==> job 4243 <==
// complex_multiplier
module complex_multiplier#(parameter INPUT_DATA_WIDTH = 16)
    (
        input  wire                                    i_clk,
        input  wire                                    i_rst,
        input  wire signed [INPUT_DATA_WIDTH-1:0]      i_real_h,
        input  wire signed [INPUT_DATA_WIDTH-1:0]      i_imag_h,
        input  wire signed [INPUT_DATA_WIDTH-1:0]      i_real_y,
        input  wire signed [INPUT_DATA_WIDTH-1:0]      i_imag_y,
        output reg  signed [INPUT_DATA_WIDTH*2:0]      o_real,
        output reg  signed [INPUT_DATA_WIDTH*2:0]      o_imag
    );
Settings: LEC_CHECK=0, CAP_MARGIN=20, CELL_PAD_IN_SITES_GLOBAL_PLACEMENT=0, CORE_MARGIN=8, CORE_UTILIZATION=70, CTS_CLUSTER_DIAMETER=349, CTS_CLUSTER_SIZE=39, PLACE_DENSITY=0.64, SETUP_SLACK_MARGIN=0.67, SLEW_MARGIN=5; clock period 4.08 ns.
run.sh (not shown) runs the stock make flow with config.mk's settings and CLKGATE_MAP_FILE=.
==> job 5256: changes against job 4243 <==
Settings changed: ABC_AREA set to 1, CAP_MARGIN 20 to 5, CORE_ASPECT_RATIO set to 0.92, CORE_MARGIN 8 to 2, CORE_UTILIZATION 70 to 72, SETUP_SLACK_MARGIN 0.67 to -0.22.
==> flow/constraint.sdc (replaced) <==
create_clock -name core_clock -period 3.61 [get_ports {i_clk}]
set_input_delay 0.7220 -clock core_clock [delete_from_list [all_inputs] [get_ports {i_clk}]]
set_output_delay 0.7220 -clock core_clock [all_outputs]
set_load 0.01 [all_outputs]
==> job 770: changes against job 4243 <==
Settings changed: ABC_AREA set to 1, CORE_MARGIN 8 to 2, CORE_UTILIZATION 70 to 72, SETUP_SLACK_MARGIN 0.67 to 0.96.
==> flow/constraint.sdc (replaced) <==
create_clock -name core_clock -period 3.63 [get_ports {i_clk}]
set_input_delay 0.7260 -clock core_clock [delete_from_list [all_inputs] [get_ports {i_clk}]]
set_output_delay 0.7260 -clock core_clock [all_outputs]
set_load 0.01 [all_outputs]
==> Slide: Implementation Results <==
Implementation Results

Yosys
  – Distinct lib cells: 36
  – Mux frac, synth: 0%
  – Chip Area, Yosys: 52400 µm²
  – Synth Area in Simple Gates: 21.7%
  – Synth Cell Area: 52400 µm²
  – Syn_area_per_cell: 7.20 µm²

Die
  – Core outline area: 71700 µm²
  – # rows: 98
  – Die width: 274 µm

Outcome
  – Outcome: aborted with a tool error
  – Fail Step: 4_1_cts
  – Error msg: [ERROR DPL-0033] detailed placement checks failed during check placement.

Placement
  – Setup WS pre-CTS: -3.07 ns
  – Placer Congestion: 1.06
That was job 770.
==> Slide: Implementation Results <==
Implementation Results

Die
  – Die width: 285 µm
  – # rows: 94
  – Core outline area: 71700 µm²

Outcome
  – Error msg: [ERROR GRT-0116] Global routing finished with congestion. Check the congestion regions in the DRC Viewer.
  – Fail Step: 5_1_grt
  – Outcome: aborted with a tool error

Yosys
  – Synth Area in Simple Gates: 21.7%
  – Mux frac, synth: 0%
  – Syn_area_per_cell: 7.20 µm²

Placement
  – Setup WS pre-CTS: -3.02 ns
  – Placer Congestion: 1.05
That was job 5256.
==> Slide: Implementation Results <==
Implementation Results

Outcome
  – Outcome: aborted with a tool error
  – Fail Step: 5_1_grt

Clock network
  – Post_cts resized: 639
  – Hold-fix buffers, CTS: 0

Die
  – Core outline area: 66900 µm²
  – # rows: 95
  – Die width: 276 µm

Yosys
  – Mux frac, synth: 0.162%
  – Synth Cell Area: 47200 µm²
  – Syn_area_per_cell: 9.09 µm²
  – Distinct lib cells: 73
  – Chip Area, Yosys: 47200 µm²

Placement
  – Placer Congestion: 0.927
  – Inst Count DP: 6654
  – Dpl hpwl: 112000 µm
That was job 4243.

---

==> inputs of build 17 <==
complex_multiplier again, from the RTL that the note above started with.
clock: 5.8 ns
lec_check: 0
cap_margin: 20
cell_pad_in_sites_global_placement: 1
core_aspect_ratio: 1.51
core_margin: 4
core_utilization: 51
cts_cluster_diameter: 330
cts_cluster_size: 54
gpl_timing_driven: 0
place_density_lb_addon: 0.26
setup_slack_margin: -0.57
slew_margin: 40
tns_end_percent: 15
==> trial 72 (differences from build 17) <==
==> flow/config.mk (replaced) <==
export PLATFORM = sky130hd
export DESIGN_NAME = complex_multiplier
export DESIGN_NICKNAME = complex_multiplier
export VERILOG_FILES = /design/flow/design.v
export SDC_FILE = /design/flow/constraint.sdc
export NUM_CORES = 4
export LEC_CHECK = 0
export CAP_MARGIN = 20
export CELL_PAD_IN_SITES_GLOBAL_PLACEMENT = 1
export CORE_MARGIN = 2
export CORE_UTILIZATION = 72
export CTS_CLUSTER_SIZE = 54
export HOLD_SLACK_MARGIN = 0.3
export PLACE_DENSITY_LB_ADDON = 0.18
export SETUP_SLACK_MARGIN = 1.64
export SLEW_MARGIN = 15
==> flow/constraint.sdc (replaced) <==
create_clock -name core_clock -period 5.55 [get_ports {i_clk}]
set_input_delay 1.1100 -clock core_clock [delete_from_list [all_inputs] [get_ports {i_clk}]]
set_output_delay 1.1100 -clock core_clock [all_outputs]
set_load 0.01 [all_outputs]
==> build 43 (differences from build 17) <==
==> flow/config.mk (replaced) <==
export PLATFORM = sky130hd
export DESIGN_NAME = complex_multiplier
export DESIGN_NICKNAME = complex_multiplier
export VERILOG_FILES = /design/flow/design.v
export SDC_FILE = /design/flow/constraint.sdc
export NUM_CORES = 4
export LEC_CHECK = 0
export CAP_MARGIN = 20
export CORE_MARGIN = 2
export CORE_UTILIZATION = 40
export SLEW_MARGIN = 20
==> flow/constraint.sdc (replaced) <==
create_clock -name core_clock -period 9.0 [get_ports {i_clk}]
set_input_delay 1.8000 -clock core_clock [delete_from_list [all_inputs] [get_ports {i_clk}]]
set_output_delay 1.8000 -clock core_clock [all_outputs]
set_load 0.01 [all_outputs]
==> results <==
Build 17 completed and failed the layout checks on negative setup slack. Build 43 passed the timing, design-rule and antenna checks. Trial 72 died in 3_1_place_gp_skip_io with FLW-0024.
In build 43 the sequential share of layout area is higher than in build 17, by 0.53 points.
Between build 17 and build 43, the lower wire length is in build 43 (gap 26%, measured against build 43).
In sequential cell count, build 43 and build 17 do not differ.
==> figures <==
Result of the run: build 17 failed layout checks; trial 72 aborted with a tool error; build 43 complete, no violations
Stage where the flow stopped: build 17 -; trial 72 3_1_place_gp_skip_io; build 43 -
Reasons for failing layout checks: build 17 negative setup slack; trial 72 -; build 43 -
Die Size: build 17 0.09750 mm2; trial 72 0.06756 mm2; build 43 0.1207 mm2
Hold depth: build 17 2; trial 72 -; build 43 2
Count of input and output buffers: build 17 130; trial 72 -; build 43 131
Crit path capture type: build 17 flip-flop; trial 72 -; build 43 flip-flop
Reg2Reg Setup Slack: build 17 2590 ps; trial 72 -; build 43 5090 ps
Total area of sequential cells: build 17 0.003884 mm2; trial 72 -; build 43 0.003884 mm2
Worst hold path startpoint: build 17 bd[0]; trial 72 -; build 43 bd[0]
Setup violation total in the final timing report: build 17 75; trial 72 -; build 43 0
Overall via count from detail_route: build 17 36,910; trial 72 -; build 43 34,020
Diodes inserted: build 17 14; trial 72 -; build 43 4
Crit Reg-Reg Endpoint: build 17 o_imag[30]; trial 72 -; build 43 o_real[30]

---

==> v37 <==
==> flow/design.v <==
`timescale 1ns / 1ps
module complex_multiplier#(parameter INPUT_DATA_WIDTH = 16)
    (
        input  wire                                    i_clk,
        input  wire                                    i_rst,
        input  wire signed [INPUT_DATA_WIDTH-1:0]      i_real_h,
        input  wire signed [INPUT_DATA_WIDTH-1:0]      i_imag_h,
        input  wire signed [INPUT_DATA_WIDTH-1:0]      i_real_y,
        input  wire signed [INPUT_DATA_WIDTH-1:0]      i_imag_y,
        output reg  signed [INPUT_DATA_WIDTH*2:0]      o_real,
        output reg  signed [INPUT_DATA_WIDTH*2:0]      o_imag
    );
    reg signed [INPUT_DATA_WIDTH*2-1:0] ac;
    reg signed [INPUT_DATA_WIDTH*2-1:0] ad;
    reg signed [INPUT_DATA_WIDTH*2-1:0] cb;
    reg signed [INPUT_DATA_WIDTH*2-1:0] bd;
    always@(posedge i_clk) begin
        if(i_rst)begin
            o_real <= 0;
            o_imag <= 0;
            ac     <= 0;
            ad     <= 0;
            cb     <= 0;
            bd     <= 0;
        end         
        else begin
            ac <= i_real_h * i_real_y;
            ad <= i_real_h * i_imag_y;
            cb <= i_real_y * i_imag_h;
            bd <= i_imag_h * i_imag_y;
            o_real <= ac - bd;
            o_imag <= ad + cb;
        end
    end
endmodule
==> flow/run.sh <==
#!/bin/bash
# the make line also repeats each setting of config.mk as NAME=value (left out here)
make -C /OpenROAD-flow-scripts/flow DESIGN_CONFIG=/design/flow/config.mk WORK_HOME=/design/flow/orfs CLKGATE_MAP_FILE= finish
==> flow/config.mk <==
export PLATFORM = sky130hd
export DESIGN_NAME = complex_multiplier
export DESIGN_NICKNAME = complex_multiplier
export VERILOG_FILES = /design/flow/design.v
export SDC_FILE = /design/flow/constraint.sdc
export NUM_CORES = 4
export LEC_CHECK = 0
export ABC_AREA = 1
export CAP_MARGIN = 5
export CORE_MARGIN = 2
export CORE_UTILIZATION = 72
export CTS_CLUSTER_DIAMETER = 270
export CTS_CLUSTER_SIZE = 42
export HOLD_SLACK_MARGIN = 0.28
export MAX_ROUTING_LAYER = met4
export PLACE_DENSITY = 0.64
export SETUP_SLACK_MARGIN = 0.76
export SLEW_MARGIN = 20
==> flow/constraint.sdc <==
create_clock -name core_clock -period 5.0 [get_ports {i_clk}]
set_input_delay 1.0000 -clock core_clock [delete_from_list [all_inputs] [get_ports {i_clk}]]
set_output_delay 1.0000 -clock core_clock [all_outputs]
set_load 0.01 [all_outputs]
==> v17: changes against v37 <==
==> flow/config.mk (replaced) <==
export PLATFORM = sky130hd
export DESIGN_NAME = complex_multiplier
export DESIGN_NICKNAME = complex_multiplier
export VERILOG_FILES = /design/flow/design.v
export SDC_FILE = /design/flow/constraint.sdc
export NUM_CORES = 4
export LEC_CHECK = 0
export CAP_MARGIN = 20
export CORE_MARGIN = 2
export CORE_UTILIZATION = 72
export MAX_ROUTING_LAYER = met4
export PLACE_DENSITY = 0.95
export SLEW_MARGIN = 20
export TNS_END_PERCENT = 5
==> flow/constraint.sdc (replaced) <==
create_clock -name core_clock -period 6.89 [get_ports {i_clk}]
set_input_delay 1.3780 -clock core_clock [delete_from_list [all_inputs] [get_ports {i_clk}]]
set_output_delay 1.3780 -clock core_clock [all_outputs]
set_load 0.01 [all_outputs]
==> results.py <==
# Flow results
metrics = {
    "synth": {
        "simple_gate_area_share_pct": 16.0,
        "avgSynthCellArea_um2": 9.09,
        "top_cells_by_count": "inv_1 (1,204), fa_1 (1,050), nand2_1 (531)",
        "syn_area_mm2": 0.0472,
        "ys_sh_aoi_pct": 6.34,
        "ys_types": 73,
    },
    "status": {
        "error": "[ERROR GRT-0116] Global routing finished with congestion. Check the congestion regions in the DRC Viewer.",
        "status": "did not finish",
        "haltStage": "global routing",
    },
    "die": {
        "fp.dieW_um": 260,
        "fp.dieH_um": 260,
    },
    "placed_design": {
        "place_inst": 6542,
    },
}
-- figures above: v17

==> results.py <==
# Flow results
metrics = {
    "status": {
        "status": "did not finish",
        "haltStage": "clock tree synthesis",
        "error": "[ERROR DPL-0033] detailed placement checks failed during check placement.",
    },
    "synth": {
        "yosysWarnings": 1,
        "ys_sh_aoi_pct": 4.24,
        "xor_area_share_pct": 0.151,
        "ys_types": 36,
        "syn_area_mm2": 0.0524,
        "avgSynthCellArea_um2": 7.20,
        "simple_gate_area_share_pct": 21.7,
        "floorplan.nets": 8784,
    },
    "placed_design": {
        "port_buffers": 131,
        "gp_congestion": 1.04,
        "place_inst": 8818,
    },
    "die": {
        "fp.dieH_um": 274,
        "fp.dieW_um": 274,
        "fp-utilization_pct": 73.0,
    },
}
-- figures above: v37


---

==> cedar <==
Starts from the design.v that is shown in full above.
make LEC_CHECK=0 CAP_MARGIN=20 CELL_PAD_IN_SITES_GLOBAL_PLACEMENT=0 CORE_MARGIN=2 CORE_UTILIZATION=72 CTS_CLUSTER_DIAMETER=349 CTS_CLUSTER_SIZE=39 PLACE_DENSITY=0.64 SETUP_SLACK_MARGIN=1.14 SLEW_MARGIN=5 finish   # period 4.08 ns
==> quartz: changes against cedar <==
CELL_PAD_IN_SITES_GLOBAL_PLACEMENT = default   (was 0)
CORE_UTILIZATION = 40   (was 72)
CTS_CLUSTER_DIAMETER = default   (was 349)
CTS_CLUSTER_SIZE = default   (was 39)
PLACE_DENSITY = default   (was 0.64)
SETUP_SLACK_MARGIN = default   (was 1.14)
SLEW_MARGIN = 20   (was 5)
==> flow/constraint.sdc (replaced) <==
create_clock -name core_clock -period 10.0 [get_ports {i_clk}]
set_input_delay 2.0000 -clock core_clock [delete_from_list [all_inputs] [get_ports {i_clk}]]
set_output_delay 2.0000 -clock core_clock [all_outputs]
set_load 0.01 [all_outputs]
==> results_slide.txt <==
Key Metrics from the Run

Outcome
  • Outcome: did not finish
  • Stop stage: global routing
  • Tool Error: [ERROR GRT-0116] Global routing finished with congestion. Check the congestion regions in the DRC Viewer.

Clock tree
  • Gates resized, CTS repair: 687

Global routing
  • Met2 usage: 92.6%
  • Met1 global-route usage: 70.5%
  • GRT overflow: 7

Floorplan
  • Die width: 260 um
  • Row count: 93
  • FP Core Util: 73.0%

Placed design
  • # placed instances: 6,678
  • GP Congestion: 0.952
(the above is from cedar)
==> results_slide.txt <==
Run Summary

Placed design
  • GP Congestion: 0.918
  • # placed instances: 6,744

Clock tree
  • CTS Hold Bufs: 0
  • Gates resized, CTS repair: 0

Global routing
  • Met1 global-route usage: 31.1%
  • GRT overflow: 0

Floorplan
  • Row count: 125
  • Die width: 347 um
  • FP Core Util: 40.5%

Outcome
  • Outcome: no timing/DRC/antenna violations

Min path
  • Min-Delay Path Depth: 2
(the above is from quartz)

---

==> inputs of fjord <==
Starts from the design.v that is shown in full above.
export LEC_CHECK = 0
export CAP_MARGIN = 20
export CELL_PAD_IN_SITES_GLOBAL_PLACEMENT = 1
export CORE_ASPECT_RATIO = 1.51
export CORE_MARGIN = 4
export CORE_UTILIZATION = 62
export CTS_CLUSTER_DIAMETER = 330
export CTS_CLUSTER_SIZE = 54
export GPL_TIMING_DRIVEN = 0
export PLACE_DENSITY_LB_ADDON = 0.26
export SETUP_SLACK_MARGIN = -0.57
export SLEW_MARGIN = 5
export TNS_END_PERCENT = 15
create_clock -name core_clock -period 5.8 [get_ports {i_clk}]
==> yarrow (differences from fjord) <==
Settings changed: CORE_ASPECT_RATIO 1.51 to unset, CORE_MARGIN 4 to 8, CORE_UTILIZATION 62 to 48, PLACE_DENSITY_LB_ADDON 0.26 to unset.
==> violet (differences from fjord) <==
Settings changed: ABC_AREA set to 1, CELL_PAD_IN_SITES_GLOBAL_PLACEMENT 1 to unset, CORE_ASPECT_RATIO 1.51 to unset, CORE_MARGIN 4 to 2, CORE_UTILIZATION 62 to 57, CTS_CLUSTER_DIAMETER 330 to 377, CTS_CLUSTER_SIZE 54 to unset, GPL_TIMING_DRIVEN 0 to unset, PLACE_DENSITY_LB_ADDON 0.26 to unset, SETUP_SLACK_MARGIN -0.57 to unset, SLEW_MARGIN 5 to 20, TNS_END_PERCENT 15 to unset.
==> flow/constraint.sdc (replaced) <==
create_clock -name core_clock -period 5.13 [get_ports {i_clk}]
set_input_delay 1.0260 -clock core_clock [delete_from_list [all_inputs] [get_ports {i_clk}]]
set_output_delay 1.0260 -clock core_clock [all_outputs]
set_load 0.01 [all_outputs]
==> comparison table <==
|  | violet | fjord | yarrow |
|---|---|---|---|
| Run status | complete, but fails checks | complete, but fails checks | complete, but fails checks |
| Reasons for failing layout checks | setup timing | setup timing | setup timing |
| Die Width | 307 µm | 232 µm | 329 µm |
| Cell area after synthesis | 52400 µm² | 47200 µm² | 47200 µm² |
| Final net count | 9762 | 6999 | 7034 |
| All-layer global routing usage | 41.6% | 40.2% | 31.6% |
| Seq share, synth | 7.42% | 8.24% | 8.24% |
| First-pass DRT Iterations | 8 | 6 | 5 |
| Met2 layer usage reported by global route | 68.2% | 63.5% | 47.7% |
| Post-Synth XOR/XNOR Area | 0.151% | 2.97% | 2.97% |
| Layout clock buffers | 17 | 26 | 18 |
| Placed cells | 9059 | 6329 | 6622 |
| Worst r2r path cells | 9 | 10 | 10 |
